==> branch juniper <==
// cnn_layer1
module cnn_layer1 (
    input         clk,
    input         rst,
    input  [7:0]  pix_in,
    input         pix_valid,
    output [15:0] mp_out0,
    output        mp_valid0,
    output [15:0] mp_out1,
    output        mp_valid1,
    output [15:0] mp_out2,
    output        mp_valid2
);
Settings: LEC_CHECK=0, ABC_AREA=1, CAP_MARGIN=15, CORE_ASPECT_RATIO=0.7, CORE_MARGIN=2, CORE_UTILIZATION=72, CTS_CLUSTER_DIAMETER=393, CTS_CLUSTER_SIZE=98, PLACE_DENSITY=0.42, SETUP_SLACK_MARGIN=0.5, SLEW_MARGIN=20, TNS_END_PERCENT=45; clock period 5.88 ns.
run.sh (not shown) runs the stock make flow with config.mk's settings and CLKGATE_MAP_FILE=.
==> inputs of branch amber, as changes to branch juniper <==
Settings changed: CAP_MARGIN 15 to 20, CORE_ASPECT_RATIO 0.7 to 0.56, CORE_UTILIZATION 72 to 43, CTS_CLUSTER_DIAMETER 393 to default, CTS_CLUSTER_SIZE 98 to 45, GPL_ROUTABILITY_DRIVEN from default to 0, PLACE_DENSITY 0.42 to default, SETUP_SLACK_MARGIN 0.5 to 5.0, TNS_END_PERCENT 45 to 90.
==> flow/constraint.sdc (replaced) <==
create_clock -name core_clock -period 16.8 [get_ports {clk}]
set_input_delay 3.3600 -clock core_clock [delete_from_list [all_inputs] [get_ports {clk}]]
set_output_delay 3.3600 -clock core_clock [all_outputs]
set_load 0.01 [all_outputs]
==> inputs of branch sierra, as changes to branch juniper <==
Settings changed: ABC_AREA 1 to default, CAP_MARGIN 15 to 20, CORE_ASPECT_RATIO 0.7 to default, CORE_UTILIZATION 72 to 40, CTS_CLUSTER_DIAMETER 393 to default, CTS_CLUSTER_SIZE 98 to default, PLACE_DENSITY 0.42 to 0.6, SETUP_SLACK_MARGIN 0.5 to default, TNS_END_PERCENT 45 to default.
==> flow/constraint.sdc (replaced) <==
create_clock -name core_clock -period 12.7 [get_ports {clk}]
set_input_delay 2.5400 -clock core_clock [delete_from_list [all_inputs] [get_ports {clk}]]
set_output_delay 2.5400 -clock core_clock [all_outputs]
set_load 0.01 [all_outputs]
==> Changelog: implementation <==
### Physical design

- Max clock buf depth: 4
- Row Count: about 210
- Mapped Nets: roughly 13,000
- Ys cells: ~11,000
- CTS Buf Count: between 200 and 250
- Outcome: complete, no violations
- GPL Wtd Cong: 1.02
- Cells after DPL: approximately 15,000
- Synth mux share: 0.0140
- Synthesized area per cell: approximately 13 µm²
- Post-synth cell types: roughly 97
# the run above: branch sierra

==> Changelog: implementation <==
### Physical design

- Outcome: complete, no violations
- Ys cells: about 13,000
- Cells after DPL: around 17,000
- Synthesized area per cell: approximately 11 µm²
- Post-synth cell types: roughly 69
- Row Count: approximately 160
- Mapped Nets: approximately 15,000
- Synth mux share: 0
- CTS Buf Count: between 200 and 250
# the run above: branch amber

==> Changelog: implementation <==
### Changed

- Outcome: aborted with a tool error
- Failed at: global routing (5_1_grt)
- GPL Wtd Cong: 1.21
- Mapped Nets: 15,400
- Synth mux share: 0
- Post-synth cell types: roughly 70
- Max clock buf depth: 3
- Row Count: ~140
- CTS Buf Count: 27
- Ys cells: approximately 13,000
# the run above: branch juniper



==> job 9483 <==
Starting RTL as in the previous note.
make LEC_CHECK=0 ABC_AREA=1 CAP_MARGIN=35 CELL_PAD_IN_SITES_DETAIL_PLACEMENT=2 CELL_PAD_IN_SITES_GLOBAL_PLACEMENT=3 CORE_MARGIN=2 CORE_UTILIZATION=52 CTS_CLUSTER_DIAMETER=204 CTS_CLUSTER_SIZE=31 HOLD_SLACK_MARGIN=0.21 MAX_ROUTING_LAYER=met4 PLACE_DENSITY=0.9 SETUP_SLACK_MARGIN=3.64 SLEW_MARGIN=10 TNS_END_PERCENT=55 finish   # period 14.0 ns
==> job 924: changes against job 9483 <==
Settings changed: CAP_MARGIN 35 to 20, CELL_PAD_IN_SITES_DETAIL_PLACEMENT 2 to default, CELL_PAD_IN_SITES_GLOBAL_PLACEMENT 3 to default, CORE_ASPECT_RATIO from default to 1.3, CORE_UTILIZATION 52 to 72, CTS_CLUSTER_DIAMETER 204 to 220, CTS_CLUSTER_SIZE 31 to default, GPL_TIMING_DRIVEN from default to 1, HOLD_SLACK_MARGIN 0.21 to -0.07, MIN_ROUTING_LAYER from default to met1, PLACE_DENSITY 0.9 to default, PLACE_DENSITY_LB_ADDON from default to 0.03, SETUP_SLACK_MARGIN 3.64 to 4.44, SLEW_MARGIN 10 to 35, TNS_END_PERCENT 55 to 5.
==> flow/constraint.sdc (replaced) <==
create_clock -name core_clock -period 10.6 [get_ports {clk}]
set_input_delay 2.1200 -clock core_clock [delete_from_list [all_inputs] [get_ports {clk}]]
set_output_delay 2.1200 -clock core_clock [all_outputs]
set_load 0.01 [all_outputs]
==> results.sh <==
# implementation run metrics
export IMPL_die_size_y_um=526
export IMPL_die_width_um=526
export IMPL_toolErrorMsg="[ERROR DPL-0033] detailed placement checks failed during check placement."
export IMPL_run_status="did not finish"
export IMPL_gp_congestion=1.10
export IMPL_fp_util_pct=52.2
export IMPL_floorplan_core_area_mm2=0.271
export IMPL_stop_stage="detailed placement"
the above is filed under job 9483

==> results.sh <==
# implementation run metrics
export IMPL_stop_stage="global routing"
export IMPL_ys_top_cells_by_count="2,790 x sky130_fd_sc_hd__inv_1, 1,864 x sky130_fd_sc_hd__edfxtp_1, 1,646 x sky130_fd_sc_hd__nand2_1"
export IMPL_cts_resized_gates=337
export IMPL_fp_util_pct=72.4
export IMPL_parity_gate_share_of_the_synthesized_area_counting_xor_and_xnor_cells_pct=2.69
export IMPL_die_width_um=393
export IMPL_toolErrorMsg="[ERROR GRT-0116] Global routing finished with congestion. Check the congestion regions in the DRC Viewer."
export IMPL_gp_congestion=1.17
export IMPL_floorplan_core_area_mm2=0.195
export IMPL_run_status="did not finish"
export IMPL_globalRouteOverflowTotal=109
export IMPL_ctsLongestPathBuffers=3
the above is filed under job 924



==> v21: inputs <==
Starting RTL as in the previous note.
==> flow/config.mk <==
export PLATFORM = sky130hd
export DESIGN_NAME = cnn_layer1
export DESIGN_NICKNAME = cnn_layer1
export VERILOG_FILES = /design/flow/design.v
export SDC_FILE = /design/flow/constraint.sdc
export NUM_CORES = 4
export LEC_CHECK = 0
export CAP_MARGIN = 20
export CORE_MARGIN = 2
export CORE_UTILIZATION = 72
export PLACE_DENSITY_LB_ADDON = 0.0
export SETUP_SLACK_MARGIN = 2.05
export SLEW_MARGIN = 20
==> flow/constraint.sdc <==
create_clock -name core_clock -period 6.92 [get_ports {clk}]
set_input_delay 1.3840 -clock core_clock [delete_from_list [all_inputs] [get_ports {clk}]]
set_output_delay 1.3840 -clock core_clock [all_outputs]
set_load 0.01 [all_outputs]
==> v23: changes against v21 <==
--- a/flow/config.mk
+++ b/flow/config.mk
@@ -9,5 +9,5 @@
 export CORE_MARGIN = 2
-export CORE_UTILIZATION = 72
-export PLACE_DENSITY_LB_ADDON = 0.0
-export SETUP_SLACK_MARGIN = 2.05
+export CORE_UTILIZATION = 70
+export PLACE_DENSITY = 0.6
+export SETUP_SLACK_MARGIN = 1.5
 export SLEW_MARGIN = 20
==> flow/constraint.sdc (replaced) <==
create_clock -name core_clock -period 10.7 [get_ports {clk}]
set_input_delay 2.1400 -clock core_clock [delete_from_list [all_inputs] [get_ports {clk}]]
set_output_delay 2.1400 -clock core_clock [all_outputs]
set_load 0.01 [all_outputs]
==> v2: changes against v21 <==
==> flow/config.mk (replaced) <==
export PLATFORM = sky130hd
export DESIGN_NAME = cnn_layer1
export DESIGN_NICKNAME = cnn_layer1
export VERILOG_FILES = /design/flow/design.v
export SDC_FILE = /design/flow/constraint.sdc
export NUM_CORES = 4
export LEC_CHECK = 0
export ABC_AREA = 1
export CAP_MARGIN = 20
export CELL_PAD_IN_SITES_GLOBAL_PLACEMENT = 3
export CORE_ASPECT_RATIO = 0.83
export CORE_MARGIN = 7
export CORE_UTILIZATION = 20
export CTS_CLUSTER_DIAMETER = 32
export GPL_TIMING_DRIVEN = 1
export MAX_ROUTING_LAYER = met4
export MIN_ROUTING_LAYER = met2
export PLACE_DENSITY_LB_ADDON = 0.01
export SLEW_MARGIN = 35
==> flow/constraint.sdc (replaced) <==
create_clock -name core_clock -period 19.1 [get_ports {clk}]
set_input_delay 3.8200 -clock core_clock [delete_from_list [all_inputs] [get_ports {clk}]]
set_output_delay 3.8200 -clock core_clock [all_outputs]
set_load 0.01 [all_outputs]
==> run summary <==
yosys + openroad results -> final setup margin -1.032 ns, final setup fails 26, Fail Reasons capacitance limit, slew limit, setup timing, Max-Cap Viols 1, Slew Viols, Final 2, H-tree depth 4, top cells by area, synth edfxtp_1 (41%), fa_1 (17%), ha_1 (14%), status finished with violations, ys cells 10521
That was v23.
==> run summary <==
yosys + openroad results -> Max-Cap Viols 0, status timing/DRC/antenna clean, ys cells 12795, final setup margin 6.706 ns, Slew Viols, Final 0, H-tree depth 6
That was v2.
==> run summary <==
yosys + openroad results -> status did not finish, failing step global routing, error msg [ERROR GRT-0232] Routing congestion too high. Check the congestion heatmap in the GUI., FFs w/ async S/R, synth 0%, Core ar. 187400 µm², Seq share, synth 47.40%, most numerous cell in the Yosys netlist inv_1, top cells by area, synth edfxtp_1 (41%), fa_1 (17%), ha_1 (14%), H-tree depth 4, ys cells 10521
That was v21.


==> inputs of job 8086 <==
cnn_layer1 again, from the RTL that the note above started with.
clock: 19.1 ns
lec_check: 0
abc_area: 1
cap_margin: 20
cell_pad_in_sites_detail_placement: 2
cell_pad_in_sites_global_placement: 2
core_aspect_ratio: 1.03
core_margin: 4
core_utilization: 20
cts_cluster_diameter: 32
gpl_routability_driven: 0
gpl_timing_driven: 0
hold_slack_margin: -0.04
max_routing_layer: met5
min_routing_layer: met2
place_density_lb_addon: 0.01
slew_margin: 35
tns_end_percent: 70
==> job 1680: changes against job 8086 <==
CELL_PAD_IN_SITES_DETAIL_PLACEMENT = default   (was 2)
CELL_PAD_IN_SITES_GLOBAL_PLACEMENT = default   (was 2)
CORE_ASPECT_RATIO = 1.3   (was 1.03)
CORE_MARGIN = 2   (was 4)
CORE_UTILIZATION = 72   (was 20)
CTS_CLUSTER_DIAMETER = 228   (was 32)
GPL_ROUTABILITY_DRIVEN = default   (was 0)
GPL_TIMING_DRIVEN = 1   (was 0)
HOLD_SLACK_MARGIN = -0.07   (was -0.04)
MAX_ROUTING_LAYER = met4   (was met5)
MIN_ROUTING_LAYER = met1   (was met2)
PLACE_DENSITY_LB_ADDON = 0.03   (was 0.01)
SETUP_SLACK_MARGIN = 3.64   (was default)
TNS_END_PERCENT = default   (was 70)
==> flow/constraint.sdc (replaced) <==
create_clock -name core_clock -period 12.5 [get_ports {clk}]
set_input_delay 2.5000 -clock core_clock [delete_from_list [all_inputs] [get_ports {clk}]]
set_output_delay 2.5000 -clock core_clock [all_outputs]
set_load 0.01 [all_outputs]
==> job 388: changes against job 8086 <==
ABC_AREA = default   (was 1)
CELL_PAD_IN_SITES_DETAIL_PLACEMENT = default   (was 2)
CELL_PAD_IN_SITES_GLOBAL_PLACEMENT = default   (was 2)
CORE_ASPECT_RATIO = 1.3   (was 1.03)
CORE_MARGIN = 2   (was 4)
CORE_UTILIZATION = 67   (was 20)
GPL_ROUTABILITY_DRIVEN = default   (was 0)
GPL_TIMING_DRIVEN = 1   (was 0)
HOLD_SLACK_MARGIN = default   (was -0.04)
MAX_ROUTING_LAYER = met4   (was met5)
MIN_ROUTING_LAYER = met1   (was met2)
SETUP_SLACK_MARGIN = 2.61   (was default)
TNS_END_PERCENT = default   (was 70)
==> flow/constraint.sdc (replaced) <==
create_clock -name core_clock -period 11.7 [get_ports {clk}]
set_input_delay 2.3400 -clock core_clock [delete_from_list [all_inputs] [get_ports {clk}]]
set_output_delay 2.3400 -clock core_clock [all_outputs]
set_load 0.01 [all_outputs]
==> changes_impl.md <==
### Physical design

- Largest net degree at the start of global routing: 179
- Final max-slew violation count: 0
- Syn_nets: 13100
- Synth top cells by count: 1964 x inv_1, 1864 x edfxtp_1, 1466 x ha_1
- Status: complete, no violations
- Hold Path Stages: 0
- Reg clk slew, reported paths: 0.08 ns
- Crit. Startpoint: IB.oloop[1].iloop[0].genblk1.genblk1.dR1.o_data[2]
- Buffer share of cell area: 0.0340
- Fin nets: 14000
(the above is from job 388)
==> changes_impl.md <==
### Physical design

- Status: did not finish
- Last step reached: 5_1_grt
- Log Error: [ERROR GRT-0116] Global routing finished with congestion. Check the congestion regions in the DRC Viewer.
- Number of buffers added on ports: 61
- Synth unique cells: 69
- Post-synth top area share: 0.396
- Total GRT Usage: 0.608
- Die height: 509 µm
- Gate Count Post-Synth: 12800
- Synth top cells by count: 2790 x inv_1, 1864 x edfxtp_1, 1646 x nand2_1
- Site Rows: 185
- Syn_nets: 15400
- Dominant combinational family: adder cells
(the above is from job 1680)
==> changes_impl.md <==
### Physical design

- Status: complete, no violations
- Largest net degree at the start of global routing: 85
- Starting Density: 0.201
- Crit. Startpoint: IB.oloop[1].iloop[0].genblk1.genblk1.dR1.o_data[1]
- CP peak stage delay: 0.82 ns
- Buffer share of cell area: 0.0199
- Post-synth EDFFs: 1864
- R2R Path Start: IB.oloop[1].iloop[0].genblk1.genblk1.dR1.o_data[1]
- Final max-slew violation count: 0
- Clock latency (worst-skew pair): 1.20 ns
- Syn_nets: 15400
(the above is from job 8086)
